// cpu
module cpu(clk, reset_n, read_m1, address1, data1, read_m2, write_m2, address2, data2_in, data2_out, num_inst, output_port, is_halted);
For scale: roughly 7,400 cells after synthesis.
clock: 4.77 ns
lec_check: 0
abc_area: 1
cap_margin: 30
core_aspect_ratio: 0.54
core_margin: 2
core_utilization: 27
cts_cluster_size: 56
max_routing_layer: met4
setup_slack_margin: -0.12
slew_margin: 20
run.sh (not shown) runs the stock make flow with config.mk's settings and CLKGATE_MAP_FILE=.
The starting point completed, yet does not pass: setup timing.
Then changed:
==> flow/config.mk (replaced) <==
export PLATFORM = sky130hd
export DESIGN_NAME = cpu
export DESIGN_NICKNAME = cpu
export VERILOG_FILES = /design/flow/design.v
export SDC_FILE = /design/flow/constraint.sdc
export NUM_CORES = 4
export LEC_CHECK = 0
export ABC_AREA = 1
export CAP_MARGIN = 5
export CELL_PAD_IN_SITES_DETAIL_PLACEMENT = 1
export CELL_PAD_IN_SITES_GLOBAL_PLACEMENT = 3
export CORE_ASPECT_RATIO = 0.62
export CORE_MARGIN = 2
export CORE_UTILIZATION = 15
export CTS_CLUSTER_DIAMETER = 162
export GPL_ROUTABILITY_DRIVEN = 0
export GPL_TIMING_DRIVEN = 1
export HOLD_SLACK_MARGIN = 0.16
export SETUP_SLACK_MARGIN = 2.66
export SLEW_MARGIN = 20
export TNS_END_PERCENT = 25
==> flow/constraint.sdc (replaced) <==
create_clock -name core_clock -period 10.0 [get_ports {clk}]
set_input_delay 2.0000 -clock core_clock [delete_from_list [all_inputs] [get_ports {clk}]]
set_output_delay 2.0000 -clock core_clock [all_outputs]
set_load 0.01 [all_outputs]
Result: This time the run went through all stages and came out clean; power fell by 49%; worst setup slack is better by 3.3 ns; clock skew hardly moves; die size is higher by 79%; hold slack improves by 0.0094 ns; non-clock buffer count fell by 697; count of clock-buffer cells in the layout went up by 37; wire length went up by 15%; final cell count rose by 16%; synthesized cell count is unchanged.
Then changed:
==> flow/config.mk (replaced) <==
export PLATFORM = sky130hd
export DESIGN_NAME = cpu
export DESIGN_NICKNAME = cpu
export VERILOG_FILES = /design/flow/design.v
export SDC_FILE = /design/flow/constraint.sdc
export NUM_CORES = 4
export LEC_CHECK = 0
export CAP_MARGIN = 30
export CELL_PAD_IN_SITES_GLOBAL_PLACEMENT = 2
export CORE_MARGIN = 5
export CORE_UTILIZATION = 68
export CTS_CLUSTER_SIZE = 84
export GPL_TIMING_DRIVEN = 1
export MAX_ROUTING_LAYER = met5
export MIN_ROUTING_LAYER = met1
export PLACE_DENSITY_LB_ADDON = 0.24
export SETUP_SLACK_MARGIN = 2.72
export SLEW_MARGIN = 20
export TNS_END_PERCENT = 100
==> flow/constraint.sdc (replaced) <==
create_clock -name core_clock -period 12.6 [get_ports {clk}]
set_input_delay 2.5200 -clock core_clock [delete_from_list [all_inputs] [get_ports {clk}]]
set_output_delay 2.5200 -clock core_clock [all_outputs]
set_load 0.01 [all_outputs]
Now the flow never finished: it broke off in 3_1_place_gp_skip_io; synthesized area came out lower by 2.1%; die area decreases by 77%; synthesized cell count is lower by 28%.
Then changed:
==> flow/config.mk (replaced) <==
export PLATFORM = sky130hd
export DESIGN_NAME = cpu
export DESIGN_NICKNAME = cpu
export VERILOG_FILES = /design/flow/design.v
export SDC_FILE = /design/flow/constraint.sdc
export NUM_CORES = 4
export LEC_CHECK = 0
export CAP_MARGIN = 20
export CORE_MARGIN = 2
export CORE_UTILIZATION = 70
export CTS_CLUSTER_SIZE = 22
export SLEW_MARGIN = 20
==> flow/constraint.sdc (replaced) <==
create_clock -name core_clock -period 5.24 [get_ports {clk}]
set_input_delay 1.0480 -clock core_clock [delete_from_list [all_inputs] [get_ports {clk}]]
set_output_delay 1.0480 -clock core_clock [all_outputs]
set_load 0.01 [all_outputs]
Now the flow died in 5_1_grt, error GRT-0232. Area after synthesis is unchanged. Die area went down by a few percent. Synthesized cell count does not change.
Then changed:
--- a/flow/config.mk
+++ b/flow/config.mk
@@ -6,7 +6,15 @@
 export NUM_CORES = 4
 export LEC_CHECK = 0
-export CAP_MARGIN = 20
+export ABC_AREA = 1
+export CAP_MARGIN = 5
+export CELL_PAD_IN_SITES_DETAIL_PLACEMENT = 1
+export CELL_PAD_IN_SITES_GLOBAL_PLACEMENT = 3
+export CORE_ASPECT_RATIO = 0.62
 export CORE_MARGIN = 2
-export CORE_UTILIZATION = 70
-export CTS_CLUSTER_SIZE = 22
+export CORE_UTILIZATION = 15
+export CTS_CLUSTER_DIAMETER = 162
+export GPL_TIMING_DRIVEN = 0
+export HOLD_SLACK_MARGIN = 0.06
+export SETUP_SLACK_MARGIN = 2.66
 export SLEW_MARGIN = 20
+export TNS_END_PERCENT = 25
==> flow/constraint.sdc (replaced) <==
create_clock -name core_clock -period 10.0 [get_ports {clk}]
set_input_delay 2.0000 -clock core_clock [delete_from_list [all_inputs] [get_ports {clk}]]
set_output_delay 2.0000 -clock core_clock [all_outputs]
set_load 0.01 [all_outputs]
Result:
- The new run completed with no timing, DRC or antenna violations
- synthesized cell count grows by well over a third
- synthesized area grows by a few percent
- die area grows to 4.7 times its value

---

Starting RTL as in the previous note.
Design cpu, start of the top module:
module cpu(clk, reset_n, read_m1, address1, data1, read_m2, write_m2, address2, data2_in, data2_out, num_inst, output_port, is_halted);
Settings: LEC_CHECK=0, CAP_MARGIN=20, CORE_MARGIN=2, CORE_UTILIZATION=20, SLEW_MARGIN=20; clock period 15.0 ns.
Rerun with:
ABC_AREA = 0   (was unset)
CAP_MARGIN = 10   (was 20)
CELL_PAD_IN_SITES_DETAIL_PLACEMENT = 0   (was unset)
CORE_ASPECT_RATIO = 0.63   (was unset)
CORE_UTILIZATION = 72   (was 20)
CTS_CLUSTER_DIAMETER = 201   (was unset)
CTS_CLUSTER_SIZE = 44   (was unset)
MAX_ROUTING_LAYER = met5   (was unset)
PLACE_DENSITY = 0.95   (was unset)
SETUP_SLACK_MARGIN = 0.9   (was unset)
SLEW_MARGIN = 35   (was 20)
clock period = 5.5 ns   (was 15.0 ns; I/O delays follow)
After rerunning:
- The new run ended with an error in global routing, error GRT-0232
- area after synthesis is unchanged
- synthesized cell count does not change
- die size decreases by well over a third
Rerun with:
ABC_AREA = unset   (was 0)
CAP_MARGIN = 20   (was 10)
CELL_PAD_IN_SITES_DETAIL_PLACEMENT = unset   (was 0)
CORE_ASPECT_RATIO = unset   (was 0.63)
CORE_UTILIZATION = 62   (was 72)
CTS_CLUSTER_DIAMETER = unset   (was 201)
CTS_CLUSTER_SIZE = 97   (was 44)
MAX_ROUTING_LAYER = unset   (was met5)
PLACE_DENSITY = unset   (was 0.95)
SETUP_SLACK_MARGIN = 1.22   (was 0.9)
SLEW_MARGIN = 20   (was 35)
clock period = 5.56 ns   (was 5.5 ns; I/O delays follow)
Result: The changed run produced a layout that fails on negative setup slack; synthesized cell count is unchanged; die area goes up by about a fifth; synthesized area stays the same.

---

== beta ==
cpu again, from the RTL that the note above started with.
// cpu
module cpu(clk, reset_n, read_m1, address1, data1, read_m2, write_m2, address2, data2_in, data2_out, num_inst, output_port, is_halted);
clock: 4.95 ns
lec_check: 0
abc_area: 0
cap_margin: 20
cell_pad_in_sites_detail_placement: 0
core_aspect_ratio: 1.02
core_margin: 2
core_utilization: 70
cts_cluster_diameter: 201
cts_cluster_size: 19
max_routing_layer: met5
setup_slack_margin: -0.43
slew_margin: 35
Every stage of beta finished as expected; the final checks, on the other hand, flagged negative setup slack, which means the layout fails.
The inputs of gamma differ from those of beta as listed below.
Settings: swapping 19 for 44 in CTS_CLUSTER_SIZE; swapping 70 for 72 in CORE_UTILIZATION; clearing CELL_PAD_IN_SITES_DETAIL_PLACEMENT, which used to be 0; clearing MAX_ROUTING_LAYER, which used to be met5; clearing CTS_CLUSTER_DIAMETER, which used to be 201; clearing CORE_ASPECT_RATIO, which used to be 1.02; swapping -0.43 for -0.41 in SETUP_SLACK_MARGIN; clearing ABC_AREA, which used to be 0; swapping 35 for 20 in SLEW_MARGIN; swapping 4.95 for 5.24 in the clock period (ns, I/O delays scaled along).
Notes after the runs:
gamma did not finish; a tool error ended it in 5_1_grt.
On count of standard-cell rows: gamma sits below beta.
Relative to beta, die height decreased by about 2.3% in gamma.
| number of buffers added for setup after CTS | higher: gamma |
Diff beta -> gamma | total placed cells including tap cells | down slightly
Setup slack at placement in gamma vs beta: up 0.36 ns
gamma ends up with lower total core area than beta does.
For the horizontal extent of the die, gamma came in 1.2 um lower than beta did.
Going from beta to gamma, HPWL after detailed placement grows by 7.8%.
Power and IR drop assume default switching activity.
